north:
Design gift_shop_part1, start of the top module:
module gift_shop_part1(
    input clk, 
    input rst,
    input [31:0] data_in,   
    input valid_in,         
    output ready,       
    output reg finished,
    output reg [63:0] result
);
Size: roughly 18000 cells after synthesis, about 2300 flip-flops, ~190000 sq um of cells after synthesis.
make LEC_CHECK=0 CAP_MARGIN=15 CORE_ASPECT_RATIO=1.25 CORE_MARGIN=2 CORE_UTILIZATION=40 CTS_CLUSTER_SIZE=12 GPL_ROUTABILITY_DRIVEN=0 GPL_TIMING_DRIVEN=1 MAX_ROUTING_LAYER=met4 SLEW_MARGIN=25 finish   # period 7.43 ns
run.sh (not shown) runs the stock make flow with config.mk's settings and CLKGATE_MAP_FILE=.
north: all stages done; final checks FAILED (setup timing).
The following lists how south was set up differently from north:
- setting ABC_AREA to 1 for the first time
- changing SLEW_MARGIN from 25 to 0
- setting SETUP_SLACK_MARGIN to 2.18 for the first time
--- outcome ---
south: complete, dirty (setup timing). Summary of south over north: data arrival at the endpoint of the critical path went down, chip width now sits higher, worst path setup slack after routing now larger, final critical path time including I/O delays and setup decreased by 760 ps relative to the old numbers. Against north, south comes in 1.3 points higher on area added between synthesis and finish. As of south, met2 wire length had risen by more than 10% compared to north.
### south -> east
- SLEW_MARGIN now 20, was 0
- ABC_AREA no longer set, was 1
- CTS_CLUSTER_SIZE now 35, was 12
- CORE_ASPECT_RATIO no longer set, was 1.25
- GPL_TIMING_DRIVEN no longer set, was 1
- CTS_CLUSTER_DIAMETER now 44, previously not set
- CAP_MARGIN now 20, was 15
- GPL_ROUTABILITY_DRIVEN no longer set, was 0
- SETUP_SLACK_MARGIN no longer set, was 2.18
- CORE_UTILIZATION now 66, was 40
- PLACE_DENSITY now 0.6, previously not set
- the clock period (ns, I/O delays scaled along) now 7.86, was 7.43
Status for south and east: no clean run
In east the implementation ran to completion but is not tape-out ready, as the final checks report setup timing.
The flow completed for south, but it is not clean: the layout still shows setup timing.
From south to east the numbers moved as follows: sequential cell area shows no meaningful change; leakage power of the design shows a reduction of about 11%; clock-pin slew on the worst setup and hold paths shows no meaningful change.
east reports a lower via count than south does.
Of south and east, the higher number of buffers inserted by post-CTS setup repair belongs to east.
east has number of well taps below what south had.
Final standard cell count with taps included and fillers excluded in east vs south: down 21%
Input changes introduced in west (baseline for comparison: east):
- clearing MAX_ROUTING_LAYER, which used to be met4
- clearing CTS_CLUSTER_DIAMETER, which used to be 44
- swapping 66 for 57 in CORE_UTILIZATION
Notes after the runs:
As for a clean layout from east and west, there is none. [flow] east | stages: complete | final checks: fail | reason: setup timing. east -> west: final critical delay including setup and external delays flat. Source of the critical timing path = stage12_factor[9]: east; source of the critical timing path = stage12_factor[4]: west. On combinational gate area, east and west are neck and neck. Looking at leakage power of the design, west sits 1.2% below east. Re fraction of the mapped netlist area in adder cells: no difference whatsoever between west and east.
## Diff of input files: middle against west
- CTS_CLUSTER_SIZE: 35 -> 12
- GPL_TIMING_DRIVEN: unset -> 0
- MAX_ROUTING_LAYER: unset -> met4
- CORE_ASPECT_RATIO: unset -> 1.25
- CORE_UTILIZATION: 57 -> 40
- PLACE_DENSITY: 0.6 -> unset
- the clock period (ns, I/O delays scaled along): 7.86 -> 7.43
==> comparison <==
Changes observed in middle relative to west: tally of filler cells in the layout +about 64%, switching power total +about 9%, placed instance area ~0 delta. Power in combinational cells: middle > west. Across west and middle, no clean finish was achieved. Nothing crashed in west and all stages finished; the problem is that the final layout failed, the offending checks being setup timing. middle reports a higher cell area than west does. Compare west and middle | sequential portion of the cell area higher: west. Setup-violating endpoint count in the final report grows by more than 100% when moving from west to middle.

========
Setup of v38:
Starting RTL as in the previous note.
clock: 5.26 ns
lec_check: 0
cap_margin: 20
core_aspect_ratio: 1.37
core_margin: 2
core_utilization: 35
cts_cluster_size: 16
max_routing_layer: met5
min_routing_layer: met2
place_density_lb_addon: 0.1
setup_slack_margin: 1.5
slew_margin: 35
v38 finished every stage; the final checks, however, were not passed, the failures being negative setup slack.
diff inputs: v38 => v28
Settings: putting PLACE_DENSITY at 0.6 where nothing was set; clearing PLACE_DENSITY_LB_ADDON, which used to be 0.1; clearing CTS_CLUSTER_SIZE, which used to be 16; clearing SETUP_SLACK_MARGIN, which used to be 1.5; swapping 35 for 34 in CORE_UTILIZATION; swapping 35 for 20 in SLEW_MARGIN; clearing CORE_ASPECT_RATIO, which used to be 1.37; clearing MIN_ROUTING_LAYER, which used to be met2; clearing MAX_ROUTING_LAYER, which used to be met5; swapping 5.26 for 12.1 in the clock period (ns, I/O delays scaled along).
- Compared to v38, the router laid down less metal wire for v28.
- v28 has count of clock-buffer cells in the layout below what v38 had.
- Clock transition at the registers of the reported paths: v38 vs v28, no meaningful difference
- v28 ran to completion and came out clean on the timing, design-rule and antenna checks.
Here is what was changed in the inputs of v39 compared with v28.
Settings: SETUP_SLACK_MARGIN newly set to 1.38; CORE_UTILIZATION changed from 34 to 71; CTS_CLUSTER_SIZE newly set to 24; the clock period (ns, I/O delays scaled along) changed from 12.1 to 9.05.
### Flow results
v39 completed end to end with timing, DRC and antenna clean.
v39 vs. v28: number of diodes now sits higher, maximum clock frequency now sits higher, maximum clock skew at final layout now sits higher, final sum of negative setup slack now sits at about the same level, number of cells in the finished layout apart from fillers now sits lower.
Power figures rest on the tool's default switching activity, not on a simulated workload.
